File: flow/design.v
`timescale 1ns/1ps
  module sbox(
    input [63:0] x0, x1, x2, x3, x4,
    output [63:0] sl0, sl1, sl2, sl3, sl4
    );
            assign sl0 = (x4 & x1) ^ x3 ^ (x2 & x1) ^ x2 ^ (x1 & x0) ^ x1 ^ x0;      
            assign sl1 = x4 ^ (x3 & x2) ^ (x3 & x1) ^ x3 ^ x2 ^ x1 ^ x0 ^ (x2 & x1);
            assign sl2 = (x4 & x3) ^ x4 ^ x2 ^ x1 ^ 64'hffffffffffffffff;               
            assign sl3 = (x4 & x0) ^ (x3 & x0) ^ x4 ^ x3 ^ x2 ^x1 ^ x0;                 
            assign sl4 = (x4 & x1) ^ x4 ^ x3 ^ (x1 & x0) ^ x1;                          
        endmodule
`timescale 1ns / 1ps
module linear_sub(
        input [63:0] x0, x1, x2, x3, x4,
    output [63:0] o0, o1, o2, o3, o4
    );
    assign o0 = x0 ^ ((x0 >> 19) | ((x0 & (1<<19)-1) << (64-19))) ^ ((x0 >> 28) | ((x0 & (1<<28)-1) << (64-28)));
    assign o1 = x1 ^ ((x1 >> 61) | ((x1 & (1<<61)-1) << (64-61))) ^ ((x1 >> 39) | ((x1 & (1<<39)-1) << (64-39)));
    assign o2 = x2 ^ ((x2 >> 1)  | ((x2 & (1<<1)-1) << (64-1)))   ^ ((x2 >> 6)  | ((x2 & (1<<6)-1)  << (64-6)));
    assign o3 = x3 ^ ((x3 >> 10) | ((x3 & (1<<10)-1) << (64-10))) ^ ((x3 >> 17) | ((x3 & (1<<17)-1) << (64-17)));
    assign o4 = x4 ^ ((x4 >> 7)  | ((x4 & (1<<7)-1) << (64-7)))   ^ ((x4 >> 41) | ((x4 & (1<<41)-1) << (64-41)));
endmodule
module RND_Const(
    input  [63:0] x2_in,
    input  [3:0]  rnd,
    input [3:0] rnds,
    output [63:0] x2_out
);
reg [63:0] out_buf;
reg [7:0] rc;
assign x2_out = out_buf;
always @(*) begin
    if(rnds==6)
        rc = 8'h96 - rnd*8'h0F;
    else if(rnds==8)
        rc = 8'hB4 - rnd*8'h0F;
    else
        rc = 8'hF0 - rnd*8'h0F;
    out_buf = x2_in ^ {56'd0, rc};
end
endmodule
`timescale 1ns / 1ps
module Perm(
    input clk,
    input [319:0] S,
    input start,
    input [3:0]rnd_type,
    output reg finish,
    output reg [319:0] S_out
    );
    wire [63:0] x0,x1,x2,x3,x4;
    reg [63:0] x0_t,x1_t,x2_t,x3_t,x4_t;
    reg [3:0] rnd_total,rnd_no;
    always@(posedge clk)begin
    if(start==1)begin
    {x0_t,x1_t,x2_t,x3_t,x4_t}<=S;
    rnd_total<=rnd_type;
    rnd_no<=0;
    finish<=0;
    end
    else if(start!=1 && rnd_no<rnd_total) begin
    x0_t <= x0;
    x1_t <= x1;
    x2_t <= x2;
    x3_t <= x3;
    x4_t <= x4;
    rnd_no<=rnd_no+1;
    end
    else if(rnd_no==rnd_total)begin
    finish<=1;
    S_out<={x0_t,x1_t,x2_t,x3_t,x4_t};
    end
    end
    wire [63:0]a1;
    RND_Const  L1(.rnds(rnd_total),.x2_in(x2_t),.rnd(rnd_no),.x2_out(a1));
    wire [63:0] b0,b1,b2,b3,b4;
    sbox L2(.x0(x0_t),.x1(x1_t),.x2(a1),.x3(x3_t),.x4(x4_t),
            .sl0(b0),.sl1(b1),.sl2(b2),.sl3(b3),.sl4(b4));
    linear_sub L3(.x0(b0),.x1(b1),.x2(b2),.x3(b3),.x4(b4),
            .o0(x0),.o1(x1),.o2(x2),.o3(x3),.o4(x4));
 endmodule           
`timescale 1ns / 1ps
module initialization(
    input [127:0]key,
    input [127:0]nonce,
    input clk,
    input rst,
    input start,
    output reg finish,
    output reg [319:0] state
 );
   reg [319:0]S;
   wire[319:0] perm_out;
   reg [2:0]layer;
   reg perm_start;
   wire perm_done;
   localparam [63:0] IV= 64'h00001000808c0001;
   localparam [3:0] rnd= 4'd12;
   localparam Idle=2'd0;
   localparam Permu=2'd1;
   localparam key_xor =2'd2;
   localparam done =2'd3;
   always@(posedge clk)begin
   if(rst) begin
   layer<= Idle;
   perm_start<=0;
   finish<=0;
   end
   else begin
   case(layer)
       Idle: begin
       if(start) begin
       finish<=0;
       S<={IV,key,nonce};
       perm_start <=1'b1;
       layer<=Permu;
       end
       end
       Permu: begin
       perm_start<=0;
       if(perm_done && !perm_start)begin
       layer<=key_xor;
       S<=perm_out;
       end
       end
       key_xor:begin
       S<=S^{192'b0,key};
       layer<=done;
       end
       done: begin
       state<=S;
       finish<=1;
       layer<=Idle;
       end
       endcase
       end
       end
       Perm P(.clk(clk),.S(S),.start(perm_start),.rnd_type(rnd),.finish(perm_done),.S_out(perm_out));
endmodule
File: flow/config.mk
export PLATFORM = sky130hd
export DESIGN_NAME = initialization
export DESIGN_NICKNAME = initialization
export VERILOG_FILES = /design/flow/design.v
export SDC_FILE = /design/flow/constraint.sdc
export NUM_CORES = 4
export LEC_CHECK = 0
export CAP_MARGIN = 20
export CORE_MARGIN = 2
export CORE_UTILIZATION = 71
export CTS_CLUSTER_DIAMETER = 375
export CTS_CLUSTER_SIZE = 24
export SETUP_SLACK_MARGIN = 0.47
export SLEW_MARGIN = 20
export TNS_END_PERCENT = 75
File: flow/run.sh
#!/bin/bash
# the make line also repeats each setting of config.mk as NAME=value (left out here)
make -C /OpenROAD-flow-scripts/flow DESIGN_CONFIG=/design/flow/config.mk WORK_HOME=/design/flow/orfs CLKGATE_MAP_FILE= finish
File: flow/constraint.sdc
create_clock -name core_clock -period 2.71 [get_ports {clk}]
set_input_delay 0.5420 -clock core_clock [delete_from_list [all_inputs] [get_ports {clk}]]
set_output_delay 0.5420 -clock core_clock [all_outputs]
set_load 0.01 [all_outputs]
==> results of run 1 <==
what timing repair did:
action	CTS
pin swaps	101
gates cloned	0
gates resized	323
endpoints found under the setup margin	180
buffers inserted	105
stage by stage:
step	cell area (um^2)	TNS (ns)	util, %	hold WS, ns
after CTS	76400	-27.06	88.4	0.471
after global placement	72300	-36.87	83.7	0.429
after detailed placement	72300	-37.82	83.7	0.430
after floorplan	61700	-7245.31	-	0.420
metal layers:
layer / GRT overflow / global-route usage [%]
met5: 0 / 37.9
met4: 93 / 76.5
met3: 2 / 63.3
met2: 96 / 93.2
met1: 1 / 77.9
==> flow_summary.json, run 1 <==
{
  "synthXorXnorAreaFrac_pct": 19.2,
  "async_flop_share_pct": 0,
  "yosys_area_um2": 61600,
  "synth-edff-count": 1280,
  "ys_ff": 1291,
  "topCombFamilyByArea": "XOR/XNOR gates",
  "ctsHoldBuffers": 0,
  "simple_gate_share_pct": 6.97,
  "synth_stat.cells": 4439,
  "ys_top_cells_by_count": "edfxtp_1, xnor2_1, nand2_1",
  "outcome": "did not finish",
  "dieHeight_um": 299,
  "rows": 108,
  "error": "[ERROR GRT-0232] Routing congestion too high. Check the congestion heatmap in the GUI.",
  "compound_area_share_pct": 5.49,
  "grtUsageTotal_pct": 77.7,
  "synth_seq_share_pct": 62.8,
  "synth_cells": 4439,
  "top_cell": "edfxtp_1",
  "dpl.hpwl_um": 171000,
  "gp_congestion": 1.05,
  "pin_count": 580,
  "die_x_um": 299,
  "pre_cts_ws_ns": -1.12,
  "clk_path_buf_depth": 3,
  "synth_cell_type_count": 41,
  "clock_sinks": 1291,
  "grt_overflow": 192,
  "synth-warning-count": 3,
  "netlist_area_um2": 61600,
  "root_buffer": "clkbuf_16",
  "synth_top_area_share_pct": 62.4,
  "die_area_um2": 89100,
  "core_um2": 86300,
  "syn_area_per_cell_um2": 13.9,
  "fp_nets": 4720,
  "synthMuxAreaShare_pct": 4.13,
  "ys_sh_adder_pct": 0.471,
  "numCtsBuffers": 59,
  "area_leaders": "edfxtp_1, xnor2_1, xor2_1",
  "ff_type": "edfxtp_1",
  "initial_core_util_pct": 71.3,
  "htreeDepth": 2,
  "placed_cells": 6500,
  "port_buffers": 579,
  "stop_stage": "5_1_grt",
  "largest_area_cell": "edfxtp_1"
}
==> run 2, diff against run 1 <==
- CORE_UTILIZATION: 71 -> 66
- CTS_CLUSTER_DIAMETER: 375 -> unset
- CTS_CLUSTER_SIZE: 24 -> 15
- SETUP_SLACK_MARGIN: 0.47 -> unset
- TNS_END_PERCENT: 75 -> unset
- clock period: 2.71 -> 3.69 ns (I/O delays scaled with it)
==> run 2 against run 1 <==
- now clean on timing, DRC and antenna
- die size rose by 7.5%
- area after synthesis did not move
- synthesized cell count did not move
==> flow_summary.json, run 2 <==
{
  "met1Wirelength_um": 73600,
  "hold_path.class": "flop to flop",
  "synth_top_area_share_pct": 62.4,
  "ys_sh_adder_pct": 0.471,
  "yosys_area_um2": 61600,
  "area_leaders": "edfxtp_1, xnor2_1, xor2_1",
  "htreeDepth": 4,
  "cts.reportedPaths.clkPinSlew_ns": 0.07,
  "post-route-period-util_pct": 95.9,
  "topCombFamilyByArea": "XOR/XNOR gates",
  "drtIter0Drc": 6699,
  "num-nets-final": 5487,
  "r2r-end": "P.x0_t[39]$_DFFE_PN_",
  "critPathRequiredTime_ns": 4.17,
  "simple_gate_share_pct": 6.97,
  "synthMuxAreaShare_pct": 4.13,
  "ff2ff_setup_slack_ns": 0.15,
  "gp_congestion": 1.07,
  "crit_slowest_cell": "fa_1",
  "fin_skew_ns": 0.0248,
  "grt_first_pass_wirelength_um": 296000,
  "fp_nets": 4720,
  "largest_area_cell": "edfxtp_1",
  "critPathMaxFanout": 3,
  "openroad.warnings": 53,
  "viasPerCell": 6.44,
  "synth_seq_share_pct": 62.8,
  "ant_nets": 0,
  "syn_area_per_cell_um2": 13.9,
  "synth_cell_type_count": 41,
  "cts_tree": "yes",
  "numCtsBuffers": 133,
  "antenna_found_initial": 22,
  "grt_max_degree": 190,
  "utilization_pct": 80.2,
  "core_um2": 92900,
  "wl_um": 215000,
  "pin_count": 580,
  "fin_worst_hold_slack_ns": 0.446,
  "drc": 0,
  "reg2reg_depth": 14,
  "dpl.hpwl_um": 157000,
  "highest_layer": "met5",
  "max_freq_mhz": 283,
  "netlist_area_um2": 61600,
  "min_from": "S[285]$_DFFE_PP_",
  "routedWlPerCell_um": 32.8,
  "path_cells": "inv_1 > fa_1 > ha_1 > inv_1 > ha_4 > fa_2 > xnor2_2 > buf_4 > xnor2_1 > o21ai_0 > xor2_1 > buf_4 > xnor2_1 > o21ai_0",
  "hold-path-endpoint": "state[285]$_DFFE_PP_",
  "setup.worst_path.end": "P.x0_t[39]$_DFFE_PN_",
  "worst-path-buf-inv": 4,
  "startpoint": "P.rnd_no[1]$_SDFFE_PP0P_",
  "outcome": "timing/DRC/antenna clean",
  "arrival_ns": 4.01,
  "crit_path_start_kind": "flop",
  "area_delta_synth_final_pct": 21.0,
  "initial_core_util_pct": 66.3,
  "drv_slew": 0,
  "die_x_um": 309,
  "vias": 42300,
  "slew_headroom_pct": 24.5,
  "die_area_um2": 95800,
  "cp_top_family": "adder cells",
  "clock_sinks": 1291,
  "tightest_slew_ns": 1.12,
  "setup.worst_path.class": "flop to flop",
  "hold_path_depth": 0,
  "critical_path.max_stage_delay_ns": 0.47,
  "wl_met3_um": 29300,
  "synth_stat.cells": 4439,
  "synth_cells": 4439,
  "clk_latency_ns": 0.77,
  "ctsHoldBuffers": 0,
  "cp_num_cells": 14,
  "grtUsageTotal_pct": 44.6,
  "ys_ff": 1291,
  "dieHeight_um": 309,
  "synth-edff-count": 1280,
  "firstDrtPassIters": 8,
  "clk_path_buf_depth": 3,
  "compound_area_share_pct": 5.49,
  "setup_violations": 0,
  "maxCapViolations": 0,
  "post-route-min-period_ns": 3.54,
  "grt_pass1_vias": 40200,
  "top_cell": "edfxtp_1",
  "synth-warning-count": 3,
  "grt_overflow": 0,
  "hold_viol": 0,
  "ys_top_cells_by_count": "edfxtp_1, xnor2_1, nand2_1",
  "ff_type": "edfxtp_1",
  "r2r_start": "P.rnd_no[1]$_SDFFE_PP0P_",
  "synthXorXnorAreaFrac_pct": 19.2,
  "setup.worst_path.end_class": "flop",
  "wl_met2_um": 96500,
  "async_flop_share_pct": 0,
  "root_buffer": "clkbuf_16",
  "rsz0062_at_grt": "no",
  "rows": 112,
  "port_buffers": 579
}
## run 2: through the flow
| step | instances | instance area, um^2 | setup TNS [ns] | worst slack [ns] |
|---|---|---|---|---|
| after floorplan | 4439 | 61700 | -6164.87 | -14.04 |
| after global placement | 6324 | 70200 | -0.306 | -0.0743 |
| after detailed placement | 6324 | 70200 | -0.235 | -0.0540 |
| after CTS | 6566 | 74400 | 0 | 0.0110 |
| after global routing | 6567 | 74500 | 0 | 0.00782 |
| final | 6571 | 74500 | 0 | 0.151 |
## run 2: repair_timing
item,CTS,global route
setup buffers,0,0
gates resized,4,7
endpoints found under the setup margin,7,19
cloned,0,0
pin swaps,1,2
## run 2: final cells by class
cell class / count / area [um^2]
diodes: 4 / 10.0
clock buffers: 166 / 3560
clock inverters: 76 / 631
fillers: 5181 / 18400
inverters: 17 / 71.3
multi-input cells: 2991 / 22500
flip-flops and latches: 1291 / 38700
well taps: 1254 / 1570
repair buffers: 772 / 7560
## run 2: layer usage
| metal | vias up | GRT usage (%) |
|---|---|---|
| met5 | - | 0 |
| met1 | 20700 | 57.3 |
| met2 | 3507 | 67.3 |
| met3 | 733 | 13.0 |
| li1 | 17400 | - |
| met4 | 24 | 27.5 |
==> run 3, diff against run 2 <==
- ABC_AREA: unset -> 1
- CORE_UTILIZATION: 66 -> 72
- CTS_CLUSTER_DIAMETER: unset -> 398
- CTS_CLUSTER_SIZE: 15 -> unset
- SETUP_SLACK_MARGIN: unset -> 0.21
- clock period: 3.69 -> 1.78 ns (I/O delays scaled with it)
==> run 3 against run 2 <==
- the flow now stops in 4_1_cts
- synthesized cell count is 31% higher
- die size fell by 5.4%
- area after synthesis up 3.1%
==> flow_summary.json, run 3 <==
{
  "outcome": "did not finish",
  "stop_stage": "4_1_cts",
  "error": "[ERROR DPL-0038] Utilization greater than 100%, impossible to legalize",
  "rows": 108,
  "synthMuxAreaShare_pct": 0,
  "yosys_area_um2": 63500,
  "die_area_um2": 90600,
  "simple_gate_share_pct": 12.5,
  "largest_area_cell": "edfxtp_1",
  "synth_seq_share_pct": 60.8,
  "core_um2": 87200,
  "dpl.hpwl_um": 227000,
  "synth_top_area_share_pct": 60.5,
  "synthXorXnorAreaFrac_pct": 12.7,
  "synth-warning-count": 3,
  "place_area_um2": 81200,
  "async_flop_share_pct": 0,
  "area_leaders": "edfxtp_1, nand2_1, xor2_1",
  "pre_cts_ws_ns": -1.89,
  "synth_cells": 5825,
  "compound_area_share_pct": 9.07,
  "netlist_area_um2": 63500,
  "synth_cell_type_count": 55,
  "pin_count": 580,
  "fp_nets": 6106,
  "synth-edff-count": 1280,
  "initial_core_util_pct": 72.9,
  "ff_type": "edfxtp_1",
  "gp_congestion": 1.25,
  "synth_stat.cells": 5825,
  "port_buffers": 579,
  "dieHeight_um": 301,
  "top_cell": "nand2_1",
  "ys_top_cells_by_count": "nand2_1, edfxtp_1, inv_1",
  "ys_sh_adder_pct": 0.457,
  "topCombFamilyByArea": "XOR/XNOR gates",
  "ys_ff": 1291,
  "syn_area_per_cell_um2": 10.9,
  "die_x_um": 301
}
==> run 3: through the flow <==
stage               std cells
global placement         8710
detailed placement       8710
floorplan                5825
==> run 4, diff against run 3 <==
- ABC_AREA: 1 -> unset
- CAP_MARGIN: 20 -> 0
- CORE_UTILIZATION: 72 -> 71
- CTS_CLUSTER_DIAMETER: 398 -> 375
- CTS_CLUSTER_SIZE: unset -> 83
- SETUP_SLACK_MARGIN: 0.21 -> 0.8
- clock period: 1.78 -> 2.8 ns (I/O delays scaled with it)
==> run 4 against run 3 <==
- the flow stops in 5_1_grt
- die size is 1.7% lower
- area after synthesis is 3.1% lower
- synthesized cell count is 24% lower
==> flow_summary.json, run 4 <==
{
  "outcome": "did not finish",
  "stop_stage": "5_1_grt",
  "numCtsBuffers": 19,
  "rows": 108,
  "topCombFamilyByArea": "XOR/XNOR gates",
  "port_buffers": 579,
  "placed_cells": 6466,
  "syn_area_per_cell_um2": 13.9,
  "synthXorXnorAreaFrac_pct": 19.2,
  "ys_ff": 1291,
  "root_buffer": "clkbuf_16",
  "yosys_area_um2": 61600,
  "clk_path_buf_depth": 3,
  "initial_core_util_pct": 71.3,
  "dieHeight_um": 299,
  "largest_area_cell": "edfxtp_1",
  "ff_type": "edfxtp_1",
  "core_um2": 86300,
  "clock_sinks": 1291,
  "synth-edff-count": 1280,
  "ys_top_cells_by_count": "edfxtp_1, xnor2_1, nand2_1",
  "die_x_um": 299,
  "fp_nets": 4720,
  "compound_area_share_pct": 5.49,
  "dpl.hpwl_um": 169000,
  "die_area_um2": 89100,
  "synth-warning-count": 3,
  "ys_sh_adder_pct": 0.471,
  "gp_congestion": 1.06,
  "synthMuxAreaShare_pct": 4.13,
  "area_leaders": "edfxtp_1, xnor2_1, xor2_1",
  "simple_gate_share_pct": 6.97,
  "place_area_um2": 72000,
  "pre_cts_ws_ns": -0.926,
  "synth_stat.cells": 4439,
  "netlist_area_um2": 61600,
  "async_flop_share_pct": 0,
  "synth_seq_share_pct": 62.8,
  "pin_count": 580,
  "synth_top_area_share_pct": 62.4,
  "top_cell": "edfxtp_1",
  "synth_cells": 4439,
  "htreeDepth": 1,
  "synth_cell_type_count": 41
}
[run 4: timing repair]
action | in CTS
gates resized | 429
setup endpoints to repair | 1397
pin swaps | 139
hold buffers | 0
setup buffers | 169
[run 4: through the flow]
stage	TNS, ns	util (%)
CTS	-20.53	88.0
detailed placement	-44.71	83.4
floorplan	-	-
global placement	-33.18	83.4
==> run 5, diff against run 4 <==
- CAP_MARGIN: 0 -> 20
- CORE_UTILIZATION: 71 -> 70
- CTS_CLUSTER_DIAMETER: 375 -> 356
- CTS_CLUSTER_SIZE: 83 -> 20
- PLACE_DENSITY: unset -> 0.65
- SETUP_SLACK_MARGIN: 0.8 -> 0.87
- TNS_END_PERCENT: unset -> 70
- clock period: 2.8 -> 3.23 ns (I/O delays scaled with it)
==> run 5 against run 4 <==
- the layout now fails its checks (setup timing)
- area after synthesis unchanged
- synthesized cell count unchanged
- die size increased by 1.4%
==> flow_summary.json, run 5 <==
{
  "topCombFamilyByArea": "XOR/XNOR gates",
  "cts.reportedPaths.clkPinSlew_ns": 0.10,
  "critPathMaxFanout": 3,
  "ant_nets": 0,
  "viasPerCell": 6.95,
  "synth_stat.cells": 4439,
  "dieHeight_um": 301,
  "cp_num_cells": 13,
  "core_um2": 87000,
  "path_cells": "fa_1 > ha_1 > inv_2 > ha_4 > buf_4 > buf_6 > ha_4 > a21o_1 > a21oi_4 > xnor3_2 > xnor2_4 > xnor2_1 > mux2_2",
  "reg2reg_depth": 13,
  "simple_gate_share_pct": 6.97,
  "rsz0062_at_grt": "yes",
  "ff2ff_setup_slack_ns": -0.23,
  "openroad.warnings": 72,
  "drtIter0Drc": 8686,
  "async_flop_share_pct": 0,
  "seq_area_um2": 38700,
  "setup.worst_path.class": "flop to flop",
  "fin_skew_ns": 0.0600,
  "post-route-period-util_pct": 107,
  "utilization_pct": 87.4,
  "grtUsageTotal_pct": 49.1,
  "grt_pass1_vias": 42600,
  "maxCapViolations": 0,
  "synth_seq_share_pct": 62.8,
  "ys_sh_adder_pct": 0.471,
  "port_buffers": 579,
  "cp_top_family": "adder cells",
  "max_freq_mhz": 289,
  "area_delta_synth_final_pct": 23.5,
  "ctsHoldBuffers": 0,
  "synth_cell_type_count": 41,
  "setup_violations": 42,
  "synthXorXnorAreaFrac_pct": 19.2,
  "tightest_slew_ns": 1.07,
  "initial_core_util_pct": 70.8,
  "hold_path_depth": 0,
  "synthMuxAreaShare_pct": 4.13,
  "grt_overflow": 0,
  "htreeDepth": 3,
  "pin_count": 580,
  "wl_um": 234000,
  "crit_top_cell": "ha_4",
  "clk_path_buf_depth": 3,
  "logic_area_um2": 24300,
  "ys_top_cells_by_count": "edfxtp_1, xnor2_1, nand2_1",
  "crit_path_start_kind": "flop",
  "synth_top_area_share_pct": 62.4,
  "netlist_area_um2": 61600,
  "r2r-end": "P.x2_t[63]$_DFFE_PN_",
  "critical_path.max_stage_delay_ns": 0.48,
  "grt-busiest-layer": "met2",
  "numCtsBuffers": 74,
  "cts_tree": "yes",
  "antenna_found_initial": 16,
  "firstDrtPassIters": 7,
  "hold-path-endpoint": "state[269]$_DFFE_PP_",
  "syn_area_per_cell_um2": 13.9,
  "ff_type": "edfxtp_1",
  "grt_util_met2_pct": 74.9,
  "rows": 108,
  "outcome": "complete, but fails checks",
  "crit_slowest_cell": "fa_1",
  "critPathRequiredTime_ns": 3.67,
  "clock_sinks": 1291,
  "synth_cells": 4439,
  "grtUsageMet1_pct": 61.1,
  "final.setup.worst_slack_ns": -0.229,
  "drv_slew": 0,
  "worst-path-buf-inv": 3,
  "clk_latency_ns": 0.69,
  "hold_path.class": "flop to flop",
  "compound_area_share_pct": 5.49,
  "startpoint": "P.rnd_no[0]$_SDFFE_PP0P_",
  "setup.worst_path.end": "P.x2_t[63]$_DFFE_PN_",
  "slew_headroom_pct": 28.8,
  "post-route-min-period_ns": 3.46,
  "grt_first_pass_wirelength_um": 310000,
  "area_leaders": "edfxtp_1, xnor2_1, xor2_1",
  "r2r_start": "P.rnd_no[0]$_SDFFE_PP0P_",
  "fill_cells": 3683,
  "top_cell": "edfxtp_1",
  "num-nets-final": 5626,
  "so.violations": "setup timing",
  "arrival_ns": 3.90,
  "use_met3_pct": 14.6,
  "vias": 45400,
  "die_area_um2": 90400,
  "ys_ff": 1291,
  "yosys_area_um2": 61600,
  "fp_nets": 4720,
  "setup.worst_path.end_class": "flop",
  "routedWlPerCell_um": 35.8,
  "dpl.hpwl_um": 161000,
  "gp_congestion": 1.10,
  "grt_max_degree": 154,
  "min_from": "S[269]$_DFFE_PP_",
  "synth-warning-count": 3,
  "largest_area_cell": "edfxtp_1",
  "drc": 0,
  "die_x_um": 301,
  "synth-edff-count": 1280,
  "root_buffer": "clkbuf_16",
  "hold_viol": 0
}
run 5: area by class of cell:
class                           count  share of cell area (%)
Tap cell                         1155                    1.90
Clock buffer                       95                    2.57
Timing Repair Buffer              970                    12.5
Multi-Input combinational cell   2991                    32.0
Inverter                           17                  0.0938
Antenna cell                        6                  0.0197
Clock inverter                      5                   0.114
Sequential cell                  1291                    50.9
run 5: per-layer routing:
metal / wire length (um) / up-vias
li1: - / 17600
met1: 70800 / 21800
met2: 104000 / 4826
met3: 37100 / 1197
met4: 21900 / 20
met5: 234 / -
run 5: through the flow:
step / setup WS [ns] / hold slack (ns) / instance area [um^2] / instances / setup TNS, ns
after floorplan: -14.50 / 0.420 / 61700 / 4439 / -9813.92
after global placement: -0.468 / 0.423 / 71100 / 6346 / -12.28
after detailed placement: -0.493 / 0.427 / 71100 / 6346 / -12.90
after CTS: -0.226 / 0.447 / 74700 / 6472 / -5.30
after global routing: -0.323 / 0.465 / 76000 / 6525 / -9.97
final: -0.229 / 0.444 / 76000 / 6530 / -5.76
run 5: timing repair:
action | CTS | global route
setup endpoints to repair | 294 | 259
pin swaps | 91 | 84
setup buffers | 26 | 52
gates resized | 234 | 149
==> run 6, diff against run 5 <==
- CAP_MARGIN: 20 -> 5
- CORE_ASPECT_RATIO: unset -> 0.72
- CORE_UTILIZATION: 70 -> 72
- CTS_CLUSTER_DIAMETER: 356 -> unset
- CTS_CLUSTER_SIZE: 20 -> 37
- HOLD_SLACK_MARGIN: unset -> 0.3
- PLACE_DENSITY: 0.65 -> unset
- SETUP_SLACK_MARGIN: 0.87 -> unset
- TNS_END_PERCENT: 70 -> unset
- clock period: 3.23 -> 4.12 ns (I/O delays scaled with it)
==> run 6 against run 5 <==
- now clean on timing, DRC and antenna
- register-to-register slack improved by 0.42 ns
- area after synthesis unchanged
- critical path depth decreased by 2
- routed wire length increased by 4.5%
- worst hold slack improved by 0.014 ns
- cell count decreased by 3.2%
- worst setup slack improved by 0.42 ns
- sequential share of layout area increased by 1.9 points
- clock-buffer cell count increased by 48
- critical endpoint is now P.x2_t[5]$_DFFE_PN_
==> flow_summary.json, run 6 <==
{
  "outcome": "timing/DRC/antenna clean",
  "syn_area_per_cell_um2": 13.9,
  "ys_top_cells_by_count": "edfxtp_1, xnor2_1, nand2_1",
  "worst-path-buf-inv": 1,
  "synthXorXnorAreaFrac_pct": 19.2,
  "utilization_pct": 87.0,
  "initial_core_util_pct": 73.1,
  "critPathRequiredTime_ns": 4.57,
  "rsz0062_at_grt": "no",
  "hold_viol": 0,
  "firstDrtPassIters": 21,
  "slew_headroom_pct": 4.42,
  "clock_sinks": 1291,
  "drv_slew": 0,
  "synth-edff-count": 1280,
  "critical_path.max_stage_delay_ns": 0.57,
  "min_from": "S[215]$_DFFE_PP_",
  "ant_nets": 0,
  "pre_cts_ws_ns": 0.198,
  "synthMuxAreaShare_pct": 4.13,
  "top_cell": "edfxtp_1",
  "finalInstanceArea_um2": 73300,
  "synth-warning-count": 3,
  "hold-path-endpoint": "state[215]$_DFFE_PP_",
  "grt_pass1_vias": 43900,
  "startpoint": "P.rnd_no[0]$_SDFFE_PP0P_",
  "critPathMaxFanout": 7,
  "r2r_start": "P.rnd_no[0]$_SDFFE_PP0P_",
  "vias": 46800,
  "setup.worst_path.class": "flop to flop",
  "placed_cells": 6082,
  "post-route-period-util_pct": 95.4,
  "grtUsageTotal_pct": 54.0,
  "arrival_ns": 4.38,
  "area_leaders": "edfxtp_1, xnor2_1, xor2_1",
  "routedWlPerCell_um": 38.6,
  "hold_path.class": "flop to flop",
  "clk_path_buf_depth": 3,
  "crit_path_start_kind": "flop",
  "cts_tree": "yes",
  "hold_path_depth": 0,
  "cp_top_family": "adder cells",
  "dieHeight_um": 252,
  "num-nets-final": 5376,
  "ff2ff_setup_slack_ns": 0.19,
  "tightest_slew_ns": 1.42,
  "core_um2": 84200,
  "synth_cells": 4439,
  "r2r-end": "P.x2_t[5]$_DFFE_PN_",
  "topCombFamilyByArea": "XOR/XNOR gates",
  "synth_stat.cells": 4439,
  "largest_area_cell": "edfxtp_1",
  "area_delta_synth_final_pct": 18.9,
  "synth_seq_share_pct": 62.8,
  "async_flop_share_pct": 0,
  "fill_cells": 3348,
  "cts.reportedPaths.clkPinSlew_ns": 0.08,
  "fin_cells": 6318,
  "path_cells": "fa_1 > ha_1 > inv_1 > ha_1 > fa_1 > a21o_1 > a21oi_2 > xnor3_1 > xor2_1 > xnor2_1 > mux2_2",
  "synth_top_area_share_pct": 62.4,
  "grt_max_degree": 216,
  "final.setup.worst_slack_ns": 0.190,
  "fp_nets": 4720,
  "yosys_area_um2": 61600,
  "viasPerCell": 7.41,
  "ys_sh_adder_pct": 0.471,
  "rows": 90,
  "openroad.warnings": 74,
  "drc": 0,
  "grt_first_pass_wirelength_um": 331000,
  "clk_latency_ns": 0.74,
  "antenna_found_initial": 29,
  "numCtsBuffers": 115,
  "die_area_um2": 87900,
  "place_area_um2": 69300,
  "port_buffers": 579,
  "crit_slowest_cell": "dfxtp_1",
  "setup.worst_path.end_class": "flop",
  "grt_overflow": 0,
  "pin_count": 580,
  "max_freq_mhz": 254,
  "ff_type": "edfxtp_1",
  "simple_gate_share_pct": 6.97,
  "setup_violations": 0,
  "maxCapViolations": 0,
  "fin_skew_ns": 0.0474,
  "cp_num_cells": 11,
  "dpl.hpwl_um": 158000,
  "setup.worst_path.end": "P.x2_t[5]$_DFFE_PN_",
  "ys_ff": 1291,
  "drtIter0Drc": 11000,
  "compound_area_share_pct": 5.49,
  "root_buffer": "clkbuf_16",
  "wl_um": 244000,
  "netlist_area_um2": 61600,
  "gp_congestion": 1.08,
  "post-route-min-period_ns": 3.93,
  "die_x_um": 349,
  "post_cts.repair.setup_buffers": 0,
  "htreeDepth": 3,
  "synth_cell_type_count": 41,
  "reg2reg_depth": 11
}
[run 6: per-stage QoR]
stage	TNS, ns	hold WS [ns]
5_1_grt	0	0.461
2_1_floorplan	-5851.09	0.420
6_report	0	0.458
3_3_place_gp	0	0.423
4_1_cts	0	0.452
3_5_place_dp	0	0.431
[run 6: layer usage]
metal	routed length (um)	vias up	track usage, %
li1	-	17200	-
met1	74200	22000	66.7
met2	101000	6066	77.6
met3	46800	1554	25.5
met4	21000	48	32.5
met5	652	-	1.65
[run 6: final cells by class]
cell class,instances,area (um^2),share of cell area (%)
inverter,17,71.3,0.0973
clock buffer,143,3070,4.18
tap,1104,1380,1.89
antenna,18,45.0,0.0615
clock inverter,75,764,1.04
sequential,1291,38700,52.8
timing repair buffer,679,6770,9.24
multi-input combinational,2991,22500,30.7
[run 6: timing repair]
action | CTS | global route
gates resized | 0 | 1
endpoints found under the setup margin | 0 | 1
endpoints found under the hold margin | 0 | 0
hold buffers | 0 | 0
==> run 7, diff against run 6 <==
- CAP_MARGIN: 5 -> 0
- CORE_ASPECT_RATIO: 0.72 -> unset
- CORE_UTILIZATION: 72 -> 66
- CTS_CLUSTER_DIAMETER: unset -> 372
- CTS_CLUSTER_SIZE: 37 -> 15
- HOLD_SLACK_MARGIN: 0.3 -> unset
- TNS_END_PERCENT: unset -> 5
- clock period: 4.12 -> 2.62 ns (I/O delays scaled with it)
==> run 7 against run 6 <==
- non-clock buffer count rose by 437
- sequential cell count is the same
- fmax grew 14%
- now fails the layout checks on setup timing
==> flow_summary.json, run 7 <==
{
  "outcome": "complete, but fails checks",
  "so.violations": "setup timing",
  "cp_top_family": "adder cells",
  "worst-path-buf-inv": 5,
  "netlist_area_um2": 61600,
  "critical_path.max_stage_delay_ns": 0.47,
  "setup.worst_path.end_class": "flop",
  "dpl.hpwl_um": 166000,
  "synth_seq_share_pct": 62.8,
  "arrival_ns": 3.93,
  "openroad.warnings": 46,
  "yosys_area_um2": 61600,
  "ys_top_cells_by_count": "edfxtp_1, xnor2_1, nand2_1",
  "hold_path_depth": 0,
  "drtIter0Drc": 8088,
  "startpoint": "P.rnd_no[2]$_SDFFE_PP0P_",
  "numCtsBuffers": 96,
  "setup.worst_path.class": "flop to flop",
  "setup_violations": 47,
  "htreeDepth": 3,
  "area_delta_synth_final_pct": 23.5,
  "grt_first_pass_wirelength_um": 314000,
  "synthXorXnorAreaFrac_pct": 19.2,
  "top_cell": "edfxtp_1",
  "synthMuxAreaShare_pct": 4.13,
  "maxCapViolations": 0,
  "fp_nets": 4720,
  "cts_tree": "yes",
  "core_um2": 92900,
  "ff2ff_setup_slack_ns": -0.84,
  "rsz0062_at_grt": "yes",
  "r2r_start": "P.rnd_no[2]$_SDFFE_PP0P_",
  "cts.reportedPaths.clkPinSlew_ns": 0.08,
  "crit_slowest_cell": "fa_1",
  "port_buffers": 579,
  "reg2reg_depth": 15,
  "grt_overflow": 0,
  "clk_path_buf_depth": 3,
  "pin_count": 580,
  "ys_ff": 1291,
  "simple_gate_share_pct": 6.97,
  "ant_nets": 0,
  "crit_path_start_kind": "flop",
  "grtUsageTotal_pct": 47.0,
  "drc": 0,
  "cp_num_cells": 15,
  "synth-edff-count": 1280,
  "ys_sh_adder_pct": 0.471,
  "clock_sinks": 1291,
  "final.setup.worst_slack_ns": -0.835,
  "synth_cell_type_count": 41,
  "synth_top_area_share_pct": 62.4,
  "tightest_slew_ns": 1.13,
  "routedWlPerCell_um": 33.4,
  "placed_cells": 6666,
  "synth_stat.cells": 4439,
  "gp_congestion": 1.06,
  "syn_area_per_cell_um2": 13.9,
  "critPathRequiredTime_ns": 3.10,
  "grt_max_degree": 147,
  "die_area_um2": 95800,
  "wl_um": 228000,
  "ff_type": "edfxtp_1",
  "hold-path-endpoint": "state[162]$_DFFE_PP_",
  "num-nets-final": 5794,
  "vias": 44500,
  "clk_latency_ns": 0.72,
  "slew_headroom_pct": 24.1,
  "antenna_found_initial": 12,
  "die_x_um": 309,
  "max_freq_mhz": 289,
  "topCombFamilyByArea": "XOR/XNOR gates",
  "dieHeight_um": 309,
  "setup.worst_path.end": "P.x0_t[48]$_DFFE_PN_",
  "root_buffer": "clkbuf_16",
  "grt_pass1_vias": 42600,
  "post-route-period-util_pct": 132,
  "r2r-end": "P.x0_t[48]$_DFFE_PN_",
  "synth_cells": 4439,
  "compound_area_share_pct": 5.49,
  "hold_path.class": "flop to flop",
  "critPathMaxFanout": 3,
  "path_cells": "inv_2 > fa_1 > ha_1 > inv_2 > ha_4 > fa_2 > xnor2_2 > buf_6 > buf_4 > xnor2_1 > o21ai_1 > xor2_1 > buf_4 > xnor2_1 > o21ai_1",
  "hold_viol": 0,
  "initial_core_util_pct": 66.3,
  "async_flop_share_pct": 0,
  "rows": 112,
  "drv_slew": 0,
  "post-route-min-period_ns": 3.46,
  "firstDrtPassIters": 6,
  "largest_area_cell": "edfxtp_1",
  "ctsHoldBuffers": 0,
  "fin_setup_tns_ns": -29.10,
  "min_from": "S[162]$_DFFE_PP_",
  "area_leaders": "edfxtp_1, xnor2_1, xor2_1",
  "viasPerCell": 6.53,
  "synth-warning-count": 3,
  "fin_cells": 6809,
  "fin_skew_ns": 0.0280
}
run 7: layout make-up:
type	instances	area [um^2]
flip-flops and latches	1291	38700
multi-input cells	2991	22700
fillers	4733	16800
repair buffers	1116	10400
clock buffers	126	2540
well taps	1254	1570
clock inverters	7	95.1
inverters	17	63.8
diodes	7	17.5
run 7: per-layer routing:
metal	up-vias	track usage [%]	part of all wire, %
li1	17900	-	-
met1	21500	60.9	34
met2	4156	72.3	45
met3	883	12.1	14
met4	6	27.5	7.3
met5	-	0	0.015
run 7: stage by stage:
step / setup WS, ns / utilization [%] / hold WS (ns) / cell area [um^2]
final: -0.835 / 81.9 / 0.453 / 76100
after detailed placement: -1.08 / 78.6 / 0.434 / 73100
after floorplan: -15.11 / - / 0.420 / 61600
after global placement: -1.09 / 78.6 / 0.426 / 73100
after global routing: -0.910 / 81.9 / 0.466 / 76100
after CTS: -0.809 / 81.7 / 0.451 / 75900
run 7: timing repair:
| action | 4_1_cts | 5_1_grt |
|---|---|---|
| resized | 47 | 28 |
| hold endpoints to repair | 0 | 0 |
| setup buffers | 3 | 0 |
| endpoints found under the setup margin | 61 | 60 |
| pin swaps | 36 | 15 |
| cloned | 0 | 0 |
==> run 8, diff against run 7 <==
- CAP_MARGIN: 0 -> 5
- CORE_ASPECT_RATIO: unset -> 0.72
- CORE_UTILIZATION: 66 -> 70
- CTS_CLUSTER_DIAMETER: 372 -> unset
- CTS_CLUSTER_SIZE: 15 -> 37
- HOLD_SLACK_MARGIN: unset -> 0.3
- SETUP_SLACK_MARGIN: unset -> 0.81
- TNS_END_PERCENT: 5 -> unset
- clock period: 2.62 -> 2.77 ns (I/O delays scaled with it)
==> run 8 against run 7 <==
- the run now fails in 5_1_grt
- synthesized cell count stayed put
- die size is 5.6% lower
- area after synthesis stayed put
==> flow_summary.json, run 8 <==
{
  "outcome": "did not finish",
  "stop_stage": "5_1_grt",
  "error": "[ERROR GRT-0232] Routing congestion too high. Check the congestion heatmap in the GUI.",
  "ys_ff": 1291,
  "pin_count": 580,
  "clock_sinks": 1291,
  "rows": 92,
  "gp_congestion": 1.09,
  "numCtsBuffers": 115,
  "grt_overflow": 173,
  "synth_stat.cells": 4439,
  "dieHeight_um": 256,
  "netlist_area_um2": 61600,
  "area_leaders": "edfxtp_1, xnor2_1, xor2_1",
  "simple_gate_share_pct": 6.97,
  "placed_cells": 6505,
  "core_um2": 87400,
  "die_area_um2": 90400,
  "async_flop_share_pct": 0,
  "dpl.hpwl_um": 171000,
  "yosys_area_um2": 61600,
  "synthMuxAreaShare_pct": 4.13,
  "synthXorXnorAreaFrac_pct": 19.2,
  "topCombFamilyByArea": "XOR/XNOR gates",
  "grtUsageTotal_pct": 81.6,
  "synth_cell_type_count": 41,
  "top_cell": "edfxtp_1",
  "root_buffer": "clkbuf_16",
  "synth_top_area_share_pct": 62.4,
  "clk_path_buf_depth": 3,
  "synth-edff-count": 1280,
  "ctsHoldBuffers": 0,
  "initial_core_util_pct": 70.5,
  "compound_area_share_pct": 5.49,
  "port_buffers": 579,
  "synth-warning-count": 3,
  "fp_nets": 4720,
  "largest_area_cell": "edfxtp_1",
  "ys_sh_adder_pct": 0.471,
  "pre_cts_ws_ns": -1.03,
  "ff_type": "edfxtp_1",
  "htreeDepth": 3,
  "die_x_um": 354,
  "ys_top_cells_by_count": "edfxtp_1, xnor2_1, nand2_1",
  "synth_seq_share_pct": 62.8,
  "syn_area_per_cell_um2": 13.9,
  "synth_cells": 4439
}
==> run 8: metal layers <==
metal	overflow	global-route usage [%]
met1	3	82.4
met2	81	94.5
met3	2	69.1
met4	86	80.4
met5	1	44.5
==> run 8: through the flow <==
| stage | instance area [um^2] | hold WS [ns] | utilization (%) |
|---|---|---|---|
| floorplan | 61700 | 0.420 | - |
| global placement | 72200 | 0.423 | 82.7 |
| detailed placement | 72200 | 0.440 | 82.7 |
| CTS | 79400 | 0.458 | 90.9 |
==> run 8: timing repair <==
item                       in CTS
cloned                          2
resized                       392
setup buffers                 140
hold endpoints to repair        0
pin swaps                     155
setup endpoints to repair    1437
==> run 9, diff against run 8 <==
- ABC_AREA: unset -> 0
- CAP_MARGIN: 5 -> 20
- CELL_PAD_IN_SITES_DETAIL_PLACEMENT: unset -> 1
- CORE_ASPECT_RATIO: 0.72 -> 1.07
- CORE_MARGIN: 2 -> 3
- CORE_UTILIZATION: 70 -> 25
- CTS_CLUSTER_DIAMETER: unset -> 352
- CTS_CLUSTER_SIZE: 37 -> unset
- HOLD_SLACK_MARGIN: 0.3 -> unset
- MAX_ROUTING_LAYER: unset -> met4
- MIN_ROUTING_LAYER: unset -> met2
- SETUP_SLACK_MARGIN: 0.81 -> -0.22
- TNS_END_PERCENT: unset -> 95
- clock period: 2.77 -> 3.08 ns (I/O delays scaled with it)
==> run 9 against run 8 <==
- the layout now fails its checks (setup timing)
- die size increased to 2.8 times the previous value
- area after synthesis unchanged
- synthesized cell count unchanged
==> flow_summary.json, run 9 <==
{
  "clk_path_buf_depth": 3,
  "clock_sinks": 1291,
  "gp_congestion": 1.09,
  "pre_cts_ws_ns": -0.609,
  "post-route-min-period_ns": 3.51,
  "synth_top_area_share_pct": 62.4,
  "hold_viol": 0,
  "async_flop_share_pct": 0,
  "arrival_ns": 4.10,
  "drv_slew": 0,
  "fin_skew_ns": 0.0581,
  "synth_seq_share_pct": 62.8,
  "antenna_found_initial": 0,
  "vias": 56600,
  "rows": 187,
  "path_cells": "inv_2 > fa_1 > ha_1 > inv_2 > ha_4 > fa_2 > xnor3_2 > xnor2_4 > buf_12 > xnor2_4 > buf_12 > xnor2_1 > mux2_2",
  "setup.worst_path.class": "flop to flop",
  "critPathMaxFanout": 3,
  "ys_top_cells_by_count": "edfxtp_1, xnor2_1, nand2_1",
  "ff2ff_setup_slack_ns": -0.43,
  "ff_type": "edfxtp_1",
  "pin_count": 580,
  "largest_area_cell": "edfxtp_1",
  "root_buffer": "clkbuf_16",
  "max_freq_mhz": 285,
  "critical_path.max_stage_delay_ns": 0.48,
  "worst-path-buf-inv": 4,
  "synthMuxAreaShare_pct": 4.13,
  "grt_max_degree": 131,
  "dpl.hpwl_um": 215000,
  "firstDrtPassIters": 9,
  "synth_cell_type_count": 41,
  "r2r_start": "P.rnd_no[2]$_SDFFE_PP0P_",
  "setup.worst_path.end": "P.x3_t[58]$_DFFE_PN_",
  "logic_area_um2": 23000,
  "viasPerCell": 6.38,
  "so.violations": "setup timing",
  "rsz0062_at_grt": "yes",
  "startpoint": "P.rnd_no[2]$_SDFFE_PP0P_",
  "fin_cells": 8881,
  "wl_um": 290000,
  "cts.reportedPaths.clkPinSlew_ns": 0.06,
  "ctsHoldBuffers": 0,
  "placed_cells": 8562,
  "drtIter0Drc": 10700,
  "die_x_um": 486,
  "ant_nets": 0,
  "num-nets-final": 5789,
  "setup_violations": 47,
  "r2r-end": "P.x3_t[58]$_DFFE_PN_",
  "hold_path.class": "input port to flop",
  "die_area_um2": 252000,
  "cp_num_cells": 13,
  "top_cell": "edfxtp_1",
  "clk_latency_ns": 0.86,
  "min_from": "rst",
  "maxCapViolations": 0,
  "grt_overflow": 0,
  "reg2reg_depth": 13,
  "dieHeight_um": 519,
  "topCombFamilyByArea": "XOR/XNOR gates",
  "htreeDepth": 4,
  "fp_nets": 4720,
  "syn_area_per_cell_um2": 13.9,
  "grt_pass1_vias": 63600,
  "critPathRequiredTime_ns": 3.67,
  "final.setup.worst_slack_ns": -0.431,
  "area_delta_synth_final_pct": 30.9,
  "synth-edff-count": 1280,
  "hold_path_depth": 3,
  "netlist_area_um2": 61600,
  "outcome": "complete, but fails checks",
  "grt_first_pass_wirelength_um": 386000,
  "openroad.warnings": 63,
  "compound_area_share_pct": 5.49,
  "tightest_slew_ns": 1.10,
  "crit_slowest_cell": "fa_1",
  "routedWlPerCell_um": 32.6,
  "setup.worst_path.end_class": "flop",
  "fill_cells": 25900,
  "core_um2": 244000,
  "synth_cells": 4439,
  "ys_ff": 1291,
  "drc": 0,
  "crit_path_start_kind": "flop",
  "seq_area_um2": 38700,
  "hold-path-endpoint": "layer[0]$_DFF_P_",
  "cp_top_family": "adder cells",
  "yosys_area_um2": 61600,
  "port_buffers": 579,
  "synthXorXnorAreaFrac_pct": 19.2,
  "initial_core_util_pct": 25.3,
  "cts_tree": "yes",
  "ys_sh_adder_pct": 0.471,
  "area_leaders": "edfxtp_1, xnor2_1, xor2_1",
  "synth_stat.cells": 4439,
  "synth-warning-count": 3,
  "numCtsBuffers": 150,
  "simple_gate_share_pct": 6.97,
  "grtUsageTotal_pct": 35.3,
  "post-route-period-util_pct": 114,
  "slew_headroom_pct": 26.1
}
run 9: layout make-up:
| cell class | count | share of cell area (%) |
|---|---|---|
| clock inverter | 86 | 1.10 |
| antenna | 45 | 0.140 |
| timing repair buffer | 1057 | 12.3 |
| sequential | 1291 | 48.0 |
| inverter | 17 | 0.0792 |
| clock buffer | 181 | 4.88 |
| tap | 3213 | 4.99 |
| multi-input combinational | 2991 | 28.6 |
run 9: per-stage QoR:
stage / hold slack, ns / setup TNS (ns) / util (%) / cell area (um^2)
5_1_grt: 0.429 / -19.61 / 33.0 / 80500
4_1_cts: 0.392 / -12.72 / 32.9 / 80200
6_report: 0.430 / -13.61 / 33.1 / 80600
3_5_place_dp: 0.446 / -21.64 / 30.8 / 75100
3_3_place_gp: 0.437 / -22.18 / 30.8 / 75100
2_1_floorplan: 0.420 / - / - / 61700
run 9: routing by layer:
metal | vias to the layer above | global-route usage [%] | share of wire, %
met1 | 18000 | - | 0
met5 | - | - | 0
met4 | 0 | 8.06 | 8.3
met3 | 1864 | 48.1 | 45
met2 | 18800 | 38.2 | 46
li1 | 18000 | - | -
run 9: repair_timing:
item / 4_1_cts / 5_1_grt
setup endpoints to repair: 44 / 44
pin swaps: 38 / 28
gates resized: 44 / 46
gates cloned: 0 / 0
setup buffers: 8 / 8
==> run 10, diff against run 9 <==
- ABC_AREA: 0 -> unset
- CELL_PAD_IN_SITES_DETAIL_PLACEMENT: 1 -> unset
- CORE_ASPECT_RATIO: 1.07 -> unset
- CORE_MARGIN: 3 -> 2
- CORE_UTILIZATION: 25 -> 35
- CTS_CLUSTER_DIAMETER: 352 -> unset
- MAX_ROUTING_LAYER: met4 -> unset
- MIN_ROUTING_LAYER: met2 -> unset
- SETUP_SLACK_MARGIN: -0.22 -> unset
- TNS_END_PERCENT: 95 -> unset
- clock period: 3.08 -> 5.81 ns (I/O delays scaled with it)
==> run 10 against run 9 <==
- now clean on timing, DRC and antenna
- area after synthesis unchanged
- synthesized cell count unchanged
- critical path depth decreased by 1
- sequential share of layout area increased by 3.3 points
- critical path type unchanged
- critical endpoint is now P.x1_t[6]$_DFFE_PN_
- largest cell class unchanged
- highest routed layer is now met5
==> flow_summary.json, run 10 <==
{
  "initial_core_util_pct": 35.3,
  "clock_sinks": 1291,
  "cts_tree": "yes",
  "largest_area_cell": "edfxtp_1",
  "synthMuxAreaShare_pct": 4.13,
  "r2r_start": "P.rnd_no[1]$_SDFFE_PP0P_",
  "tightest_slew_ns": 1.29,
  "worst-path-buf-inv": 2,
  "synth-warning-count": 3,
  "hold_path_depth": 0,
  "arrival_ns": 4.71,
  "synth-edff-count": 1280,
  "firstDrtPassIters": 5,
  "area_delta_synth_final_pct": 22.4,
  "antenna_found_initial": 21,
  "hold-path-endpoint": "state[258]$_DFFE_PP_",
  "setup.worst_path.class": "flop to flop",
  "hold_viol": 0,
  "grt_max_degree": 147,
  "highest_layer": "met5",
  "ctsHoldBuffers": 0,
  "dpl.hpwl_um": 180000,
  "synth_cells": 4439,
  "fin_skew_ns": 0.0485,
  "cp_num_cells": 12,
  "rsz0062_at_grt": "no",
  "openroad.warnings": 57,
  "crit_slowest_cell": "xnor2_1",
  "die_x_um": 424,
  "crit_path_start_kind": "flop",
  "compound_area_share_pct": 5.49,
  "post-route-period-util_pct": 71.6,
  "cts.reportedPaths.clkPinSlew_ns": 0.06,
  "cp_top_family": "adder cells",
  "met1Wirelength_um": 93300,
  "setup.worst_path.end": "P.x1_t[6]$_DFFE_PN_",
  "htreeDepth": 4,
  "ant_nets": 0,
  "dieHeight_um": 424,
  "wl_met2_um": 111000,
  "drtIter0Drc": 4939,
  "ys_top_cells_by_count": "edfxtp_1, xnor2_1, nand2_1",
  "syn_area_per_cell_um2": 13.9,
  "wl_met3_um": 18700,
  "setup.worst_path.end_class": "flop",
  "min_from": "S[258]$_DFFE_PP_",
  "synth_cell_type_count": 41,
  "hold_path.class": "flop to flop",
  "gp_congestion": 1.01,
  "routedWlPerCell_um": 31.3,
  "final.setup.worst_slack_ns": 1.65,
  "critPathMaxFanout": 5,
  "simple_gate_share_pct": 6.97,
  "ys_sh_adder_pct": 0.471,
  "r2r-end": "P.x1_t[6]$_DFFE_PN_",
  "path_cells": "inv_1 > fa_1 > ha_1 > inv_1 > ha_1 > fa_1 > xnor2_1 > mux2i_1 > xnor2_1 > xnor3_1 > xnor2_1 > o21ai_0",
  "topCombFamilyByArea": "XOR/XNOR gates",
  "maxCapViolations": 0,
  "vias": 39800,
  "wl_um": 237000,
  "area_leaders": "edfxtp_1, xnor2_1, xor2_1",
  "ff2ff_setup_slack_ns": 1.65,
  "grtUsageTotal_pct": 25.7,
  "post_cts_resized": 0,
  "utilization_pct": 43.2,
  "grt_overflow": 0,
  "top_cell": "edfxtp_1",
  "die_area_um2": 179000,
  "drc": 0,
  "pin_count": 580,
  "fin_worst_hold_slack_ns": 0.446,
  "root_buffer": "clkbuf_16",
  "ys_ff": 1291,
  "slew_headroom_pct": 13.1,
  "ff_type": "edfxtp_1",
  "synth_stat.cells": 4439,
  "clk_latency_ns": 0.82,
  "critical_path.max_stage_delay_ns": 0.60,
  "drv_slew": 0,
  "post_cts.repair.setup_buffers": 0,
  "viasPerCell": 5.27,
  "rows": 153,
  "clk_path_buf_depth": 3,
  "max_freq_mhz": 240,
  "core_um2": 174000,
  "finalInstanceArea_um2": 75400,
  "place_area_um2": 70600,
  "critPathRequiredTime_ns": 6.36,
  "pre_cts_ws_ns": 1.65,
  "grt_pass1_vias": 38000,
  "synthXorXnorAreaFrac_pct": 19.2,
  "startpoint": "P.rnd_no[1]$_SDFFE_PP0P_",
  "async_flop_share_pct": 0,
  "post-route-min-period_ns": 4.16,
  "grt_first_pass_wirelength_um": 317000,
  "reg2reg_depth": 12,
  "netlist_area_um2": 61600,
  "num-nets-final": 5381,
  "port_buffers": 579,
  "numCtsBuffers": 145,
  "yosys_area_um2": 61600,
  "setup_violations": 0,
  "synth_top_area_share_pct": 62.4,
  "outcome": "timing/DRC/antenna clean",
  "crit_top_cell": "xnor2_1",
  "synth_seq_share_pct": 62.8,
  "fp_nets": 4720
}
## run 10: layout make-up
class,instances,area [um^2]
clock buffers,184,3850
inverters,17,71.3
multi-input cells,2991,22400
clock inverters,79,923
well taps,2325,2910
repair buffers,654,6530
fillers,15800,99000
flip-flops and latches,1291,38700
diodes,6,15.0
## run 10: layer usage
metal  vias up  GRT usage, %
li1      17200             -
met1     20100          33.0
met2      2025          41.4
met3       464          5.14
met4        20          12.3
met5         -             0
## run 10: stage by stage
stage                     std cells   TNS, ns
after floorplan                4439  -4618.12
final                          7547         0
after detailed placement       7277         0
after CTS                      7540         0
after global placement         7275         0
after global routing           7541         0
==> run 11, diff against run 10 <==
- CORE_UTILIZATION: 35 -> 72
- CTS_CLUSTER_DIAMETER: unset -> 57
- SETUP_SLACK_MARGIN: unset -> -0.17
- TNS_END_PERCENT: unset -> 70
- clock period: 5.81 -> 3.23 ns (I/O delays scaled with it)
==> run 11 against run 10 <==
- now fails the layout checks on capacitance limit, slew limit, setup timing
- sequential cell count is the same
- cell area grew 0.50%
- via count grew 26%
- register-to-register slack lost 2.1 ns
- worst hold slack lost 0.00083 ns
- critical endpoint is now P.x1_t[51]$_DFFE_PN_
- largest cell class unchanged
==> flow_summary.json, run 11 <==
{
  "outcome": "complete, but fails checks",
  "so.violations": "capacitance limit, slew limit, setup timing",
  "area_delta_synth_final_pct": 23.1,
  "placed_cells": 6345,
  "firstDrtPassIters": 21,
  "min_from": "S[188]$_DFFE_PP_",
  "async_flop_share_pct": 0,
  "synth-warning-count": 3,
  "hold_path_depth": 0,
  "drtIter0Drc": 11400,
  "num-nets-final": 5619,
  "pre_cts_ws_ns": -0.557,
  "clk_latency_ns": 0.82,
  "gp_congestion": 1.10,
  "critPathMaxFanout": 8,
  "root_buffer": "clkbuf_16",
  "hold_path.class": "flop to flop",
  "cts.reportedPaths.clkPinSlew_ns": 0.08,
  "dieHeight_um": 296,
  "ant_nets": 0,
  "post-route-min-period_ns": 3.69,
  "r2r-end": "P.x1_t[51]$_DFFE_PN_",
  "top_cell": "edfxtp_1",
  "slew_headroom_pct": -13.1,
  "synth_stat.cells": 4439,
  "netlist_area_um2": 61600,
  "crit_slowest_cell": "o21ai_0",
  "path_cells": "and3_1 > nor2_1 > xnor2_1 > buf_4 > xnor2_1 > xnor2_1 > o21ai_0",
  "drv_slew": 2,
  "synth_seq_share_pct": 62.8,
  "crit_top_cell": "xnor2_1",
  "core_um2": 85000,
  "ctsHoldBuffers": 0,
  "final.setup.worst_slack_ns": -0.461,
  "fin_cells": 6600,
  "dpl.hpwl_um": 170000,
  "synthMuxAreaShare_pct": 4.13,
  "routedWlPerCell_um": 41.0,
  "fin_skew_ns": 0.0505,
  "ff_type": "edfxtp_1",
  "grt_max_degree": 159,
  "reg2reg_depth": 7,
  "syn_area_per_cell_um2": 13.9,
  "ys_ff": 1291,
  "die_area_um2": 87900,
  "fill_cells": 2928,
  "simple_gate_share_pct": 6.97,
  "synth_cells": 4439,
  "setup_violations": 43,
  "area_leaders": "edfxtp_1, xnor2_1, xor2_1",
  "grt_first_pass_wirelength_um": 365000,
  "htreeDepth": 4,
  "hold_viol": 0,
  "cp_top_family": "AND-OR/OR-AND gates",
  "setup.worst_path.end_class": "flop",
  "hold-path-endpoint": "state[188]$_DFFE_PP_",
  "setup.worst_path.end": "P.x1_t[51]$_DFFE_PN_",
  "rows": 107,
  "critPathRequiredTime_ns": 3.59,
  "topCombFamilyByArea": "XOR/XNOR gates",
  "initial_core_util_pct": 72.5,
  "tightest_slew_ns": 1.68,
  "ff2ff_setup_slack_ns": -0.46,
  "wl_um": 271000,
  "critical_path.max_stage_delay_ns": 1.31,
  "fin_setup_tns_ns": -4.52,
  "compound_area_share_pct": 5.49,
  "rsz0062_at_grt": "yes",
  "worst-path-buf-inv": 1,
  "vias": 50100,
  "grt_pass1_vias": 47900,
  "utilization_pct": 89.2,
  "finalInstanceArea_um2": 75800,
  "ys_top_cells_by_count": "edfxtp_1, xnor2_1, nand2_1",
  "drc": 0,
  "largest_area_cell": "edfxtp_1",
  "fp_nets": 4720,
  "arrival_ns": 4.05,
  "die_x_um": 296,
  "maxCapViolations": 1,
  "post-route-period-util_pct": 114,
  "crit_path_start_kind": "flop",
  "setup.worst_path.class": "flop to flop",
  "clock_sinks": 1291,
  "place_area_um2": 71100,
  "cp_num_cells": 7,
  "yosys_area_um2": 61600,
  "grt_overflow": 0,
  "antenna_found_initial": 28,
  "clk_path_buf_depth": 3,
  "max_freq_mhz": 271,
  "openroad.warnings": 69,
  "port_buffers": 579,
  "synth-edff-count": 1280,
  "ys_sh_adder_pct": 0.471,
  "viasPerCell": 7.60,
  "pin_count": 580,
  "startpoint": "P.x1_t[48]$_DFFE_PN_",
  "cts_tree": "yes",
  "synth_top_area_share_pct": 62.4,
  "r2r_start": "P.x1_t[48]$_DFFE_PN_",
  "numCtsBuffers": 132,
  "synth_cell_type_count": 41,
  "grtUsageTotal_pct": 60.8,
  "synthXorXnorAreaFrac_pct": 19.2
}
## run 11: what timing repair did
action,CTS,global route
pin swaps,13,8
endpoints found under the setup margin,41,39
buffers inserted,3,2
resized,22,17
endpoints found under the hold margin,0,0
## run 11: cell type report
class / count / area [um^2] / area share (%)
flip-flops and latches: 1291 / 38700 / 51.0
multi-input cells: 2991 / 22600 / 29.9
repair buffers: 905 / 8610 / 11.4
clock buffers: 159 / 3510 / 4.63
well taps: 1144 / 1430 / 1.89
clock inverters: 79 / 847 / 1.12
inverters: 17 / 63.8 / 0.0842
diodes: 14 / 35.0 / 0.0462
## run 11: metal layers
metal | vias up | share of wire [%] | track usage, %
li1 | 17700 | - | -
met1 | 23000 | 28 | 66.6
met2 | 6985 | 41 | 86.0
met3 | 2436 | 19 | 31.9
met4 | 28 | 13 | 53.8
met5 | - | 0.21 | 1.94
## run 11: metrics by stage
step           hold slack, ns
2_1_floorplan           0.420
3_3_place_gp            0.426
3_5_place_dp            0.437
4_1_cts                 0.454
5_1_grt                 0.461
6_report                0.445
==> run 12, diff against run 11 <==
- CELL_PAD_IN_SITES_DETAIL_PLACEMENT: unset -> 2
- CORE_ASPECT_RATIO: unset -> 1.75
- CORE_UTILIZATION: 72 -> 28
- CTS_CLUSTER_DIAMETER: 57 -> unset
- GPL_ROUTABILITY_DRIVEN: unset -> 0
- GPL_TIMING_DRIVEN: unset -> 0
- MIN_ROUTING_LAYER: unset -> met1
- SETUP_SLACK_MARGIN: -0.17 -> unset
- TNS_END_PERCENT: 70 -> unset
- clock period: 3.23 -> 5.0 ns (I/O delays scaled with it)
==> run 12 against run 11 <==
- the layout still fails its checks (capacitance limit, slew limit, setup timing)
- critical endpoint is now P.x2_t[3]$_DFFE_PN_
- cell count rose by 25%
- global-route usage fell by 30 points
- area after synthesis did not move
- core utilization fell by 53 points
- non-clock buffer count fell by 71
- synthesized cell count did not move
- worst setup slack improved by 0.28 ns
- sequential cell count did not move
==> flow_summary.json, run 12 <==
{
  "pin_count": 580,
  "path_cells": "inv_1 > fa_1 > ha_1 > inv_1 > ha_1 > fa_1 > xnor2_1 > xor2_1 > xnor2_2 > xor2_1 > xnor2_1 > o21ai_0",
  "arrival_ns": 5.72,
  "clock_sinks": 1291,
  "outcome": "complete, but fails checks",
  "rows": 227,
  "tightest_slew_ns": 2.15,
  "final.setup.worst_slack_ns": -0.179,
  "cts_tree": "yes",
  "cp_num_cells": 12,
  "simple_gate_share_pct": 6.97,
  "wl_um": 377000,
  "r2r-end": "P.x2_t[3]$_DFFE_PN_",
  "setup.worst_path.class": "flop to flop",
  "drv_slew": 82,
  "worst-path-buf-inv": 2,
  "so.violations": "capacitance limit, slew limit, setup timing",
  "fin_skew_ns": 0.0771,
  "r2r_start": "P.rnd_no[2]$_SDFFE_PP0P_",
  "hold-path-endpoint": "P.S_out[126]$_DFFE_PP_",
  "startpoint": "P.rnd_no[2]$_SDFFE_PP0P_",
  "top_cell": "edfxtp_1",
  "placed_cells": 7959,
  "maxCapViolations": 22,
  "root_buffer": "clkbuf_16",
  "grtUsageTotal_pct": 30.6,
  "synth_top_area_share_pct": 62.4,
  "post-route-period-util_pct": 104,
  "grt_overflow": 0,
  "grt_max_degree": 51,
  "hold_viol": 0,
  "max_freq_mhz": 193,
  "yosys_area_um2": 61600,
  "synthXorXnorAreaFrac_pct": 19.2,
  "synth_seq_share_pct": 62.8,
  "setup.worst_path.end_class": "flop",
  "openroad.warnings": 35,
  "area_delta_synth_final_pct": 28.4,
  "drc": 0,
  "numCtsBuffers": 142,
  "dieHeight_um": 624,
  "fin_cells": 8282,
  "critPathRequiredTime_ns": 5.54,
  "synth-edff-count": 1280,
  "fill_cells": 22100,
  "synthMuxAreaShare_pct": 4.13,
  "routedWlPerCell_um": 45.6,
  "crit_path_start_kind": "flop",
  "setup.worst_path.end": "P.x2_t[3]$_DFFE_PN_",
  "synth-warning-count": 3,
  "drtIter0Drc": 7578,
  "antenna_found_initial": 98,
  "initial_core_util_pct": 28.2,
  "netlist_area_um2": 61600,
  "grt_first_pass_wirelength_um": 455000,
  "firstDrtPassIters": 6,
  "synth_cells": 4439,
  "die_x_um": 359,
  "syn_area_per_cell_um2": 13.9,
  "ff2ff_setup_slack_ns": -0.18,
  "clk_latency_ns": 0.87,
  "area_leaders": "edfxtp_1, xnor2_1, xor2_1",
  "hold_path_depth": 0,
  "setup_violations": 6,
  "viasPerCell": 5.85,
  "dpl.hpwl_um": 254000,
  "min_from": "P.x3_t[62]$_DFFE_PN_",
  "reg2reg_depth": 12,
  "critPathMaxFanout": 6,
  "fin_setup_tns_ns": -0.427,
  "compound_area_share_pct": 5.49,
  "clk_path_buf_depth": 4,
  "num-nets-final": 5558,
  "cts.reportedPaths.clkPinSlew_ns": 0.08,
  "ys_sh_adder_pct": 0.471,
  "vias": 48400,
  "htreeDepth": 4,
  "ys_top_cells_by_count": "edfxtp_1, xnor2_1, nand2_1",
  "critical_path.max_stage_delay_ns": 0.82,
  "largest_area_cell": "edfxtp_1",
  "fp_nets": 4720,
  "topCombFamilyByArea": "XOR/XNOR gates",
  "cp_top_family": "XOR/XNOR gates",
  "crit_slowest_cell": "xnor2_2",
  "port_buffers": 579,
  "utilization_pct": 36.2,
  "synth_cell_type_count": 41,
  "ant_nets": 0,
  "ff_type": "edfxtp_1"
}
==> run 12: layer usage <==
metal / GRT usage, % / up-vias / share of wire [%]
met1: 34.0 / 24500 / 32
met3: 12.4 / 1718 / 14
met4: 26.2 / 40 / 11
met2: 45.2 / 4647 / 42
met5: 0 / - / 0.087
li1: - / 17600 / -
==> run 12: cell type report <==
cell class / instances / area, um^2 / area share (%)
flip-flops and latches: 1291 / 38700 / 48.9
diodes: 45 / 113 / 0.142
well taps: 2862 / 3580 / 4.53
inverters: 17 / 71.3 / 0.0902
multi-input cells: 2991 / 23700 / 30.0
repair buffers: 695 / 7880 / 9.97
clock buffers: 169 / 3680 / 4.65
plain buffers: 139 / 617 / 0.780
clock inverters: 73 / 767 / 0.970
==> run 12: timing repair <==
item	in CTS	in global routing
cloned	0	0
resized	2	6
setup endpoints to repair	37	31
setup buffers	0	1
==> run 12: through the flow <==
step	worst slack [ns]	hold WS, ns	instance area (um^2)
after floorplan	-12.73	0.420	61700
after global placement	-32.03	0.431	71000
after detailed placement	-0.290	0.450	73300
after CTS	0.0996	0.462	77700
after global routing	-0.0235	0.479	79000
final	-0.179	0.459	79100
